v50:
==> flow/design.v (excerpt) <==
module top(
    input logic clk,         
    input logic rst,         
    output logic RGB_R,      
    output logic RGB_G,      
    output logic RGB_B       
);
    localparam CLK_FREQ = 12_000_000;  
    localparam PWM_RESOLUTION = 8;   
    localparam PWM_MAX = (1 << PWM_RESOLUTION) - 1;   
    localparam PWM_CYCLES = 256;   
    localparam DEGREES_MAX = 360;
    localparam CYCLES_PER_DEGREE = CLK_FREQ / DEGREES_MAX;   
    typedef enum logic [1:0] {
        STATE_PWM_COUNT,
        STATE_DEGREE_COUNT,
        STATE_HSV_CALC,
        STATE_PWM_OUTPUT
    } state_t;
    logic [PWM_RESOLUTION-1:0] pwm_counter;
    logic [PWM_RESOLUTION-1:0] red_pwm_value, green_pwm_value, blue_pwm_value;
    logic [31:0] degree_counter;
    logic [8:0] current_degree;
    state_t current_state;
    state_t next_state;
    always_ff @(posedge clk) begin
        if (rst) current_state <= STATE_PWM_COUNT;
        else current_state <= next_state;
    end
    always_comb begin  
        case (current_state)
            STATE_PWM_COUNT: begin
                if (degree_counter == CYCLES_PER_DEGREE - 1) begin
                    next_state = STATE_DEGREE_COUNT;
                end else begin
                    next_state = STATE_PWM_COUNT;
                end
            end
            STATE_DEGREE_COUNT: begin
                next_state = STATE_HSV_CALC;
            end
            STATE_HSV_CALC: begin
                next_state = STATE_PWM_OUTPUT;
            end
            STATE_PWM_OUTPUT: begin
                next_state = STATE_PWM_COUNT;
            end
            default: begin
                next_state = STATE_PWM_COUNT;
            end
        endcase
    end
    always_ff @(posedge clk) begin
        if (rst) begin
            pwm_counter <= 0;
            degree_counter <= 0;
  ...
export LEC_CHECK = 0
export ABC_AREA = 1
export CAP_MARGIN = 20
export CORE_MARGIN = 2
export CORE_UTILIZATION = 72
export CTS_CLUSTER_DIAMETER = 398
export CTS_CLUSTER_SIZE = 98
export PLACE_DENSITY = 0.4
export SETUP_SLACK_MARGIN = 1.49
export SLEW_MARGIN = 20
create_clock -name core_clock -period 5.07 [get_ports {clk}]
run.sh (not shown) runs the stock make flow with config.mk's settings and CLKGATE_MAP_FILE=.
As the logs show, v50 stopped at clock tree synthesis (4_1_cts) after a tool error, so it never reached the end of the flow.
diff inputs: v50 => v32
Settings: PLACE_DENSITY: 0.4 -> unset; TNS_END_PERCENT: unset -> 5; ABC_AREA: 1 -> unset; SETUP_SLACK_MARGIN: 1.49 -> unset; CTS_CLUSTER_DIAMETER: 398 -> 391; CTS_CLUSTER_SIZE: 98 -> unset; the clock period (ns, I/O delays scaled along): 5.07 -> 10.6.
==> results <==
Of v50 and v32, only v50 never reached the final stage. The flow for v32 finished, though final verification flagged setup timing. Tool error DPL-0033 stopped v50 during clock tree synthesis (4_1_cts); no final results. The width of the chip number comes out higher for v32 vs v50. The global placement routability congestion of v32 is higher than that of v50. Delta (v32 minus v50): arithmetic-cell share of the synthesized area counting full adders, half adders and majority gates fell by 0.20 points, standard cell area after detailed placement fell 9.0%, mux contribution to synthesized area rose by 1.5 points. Comparing v50 and v32, the higher overall die area is on v32. Pre-CTS worst setup slack was higher in v32 than in v50. Compared with v50, in v32 detailed-placement wirelength estimate went down by about 16%, area figure in the yosys stat output went up by 0.65%, number of instances in the synthesized netlist went down by 337.
For v40, these inputs were changed with respect to v32:
Settings: TNS_END_PERCENT removed (was 5); PLACE_DENSITY_LB_ADDON newly set to 0.0; CTS_CLUSTER_SIZE newly set to 80; CTS_CLUSTER_DIAMETER removed (was 391); SLEW_MARGIN changed from 20 to 30; HOLD_SLACK_MARGIN newly set to 0.29.
## What came out
Reported for v32 and v40, placement row count turned out identical to the last digit. Diff v32..v40 | adder and majority gate portion of the synthesized area | unchanged. v40 vs. v32: post-placement cell area went up by 270 µm². For part of the Yosys area used for sequential elements, v32 and v40 come out practically identical. v40 is listed as incomplete: the tool reported an error in global routing (5_1_grt) and the run ended there.
The inputs of v8 differ from those of v40 as listed below.
Settings: clearing HOLD_SLACK_MARGIN, which used to be 0.29; swapping 80 for 10 in CTS_CLUSTER_SIZE; putting SETUP_SLACK_MARGIN at -0.39 where nothing was set; swapping 30 for 20 in SLEW_MARGIN; clearing PLACE_DENSITY_LB_ADDON, which used to be 0.0; swapping 10.6 for 11.0 in the clock period (ns, I/O delays scaled along).
==> results <==
In v8 the implementation ran to completion but is not tape-out ready, as the final checks report setup timing. v40 → v8: basic-gate share of the synthesized area counting and, or, nand and nor cells did not really move; post-cts sizing count fell by 121; number of CTS-inserted buffers now sits at about the same level; placer congestion estimate moved down.

Starting RTL as in the previous note.
clock: 14.0 ns
lec_check: 0
cap_margin: 20
core_margin: 2
core_utilization: 40
cts_cluster_diameter: 165
cts_cluster_size: 91
slew_margin: 20
tns_end_percent: 15
==> next run, changes <==
CORE_UTILIZATION = 65   (was 40)
CTS_CLUSTER_DIAMETER = not set   (was 165)
CTS_CLUSTER_SIZE = not set   (was 91)
PLACE_DENSITY = 0.35   (was not set)
TNS_END_PERCENT = not set   (was 15)
clock period = 5.07 ns   (was 14.0 ns; I/O delays follow)
What happened: The changed run ended with an error in 5_1_grt with GRT-0232; area after synthesis does not change; die area fell by 38%; synthesized cell count is unchanged.
==> next run, changes <==
CORE_UTILIZATION = 72   (was 65)
PLACE_DENSITY = not set   (was 0.35)
PLACE_DENSITY_LB_ADDON = 0.0   (was not set)
clock period = 11.0 ns   (was 5.07 ns; I/O delays follow)
After rerunning: Now the flow completed, yet does not pass: setup timing; area after synthesis stays the same; synthesized cell count is unchanged; die size goes down by 9.5%.
==> next run, changes <==
CTS_CLUSTER_DIAMETER = 363   (was not set)
TNS_END_PERCENT = 5   (was not set)
clock period = 10.8 ns   (was 11.0 ns; I/O delays follow)
The changed run reached the layout checks and failed them: setup timing.
Sequential share of layout area stays flat.
Wire length grows by 2.9%.
Maximum frequency grows by 0.61%.
Clock skew shrinks by 3.2 ps.
Final area grows by 0.36%.
Clock-buffer cell count is unchanged.
Total power hardly moves.
Power is estimated from default activity; no workload was simulated.
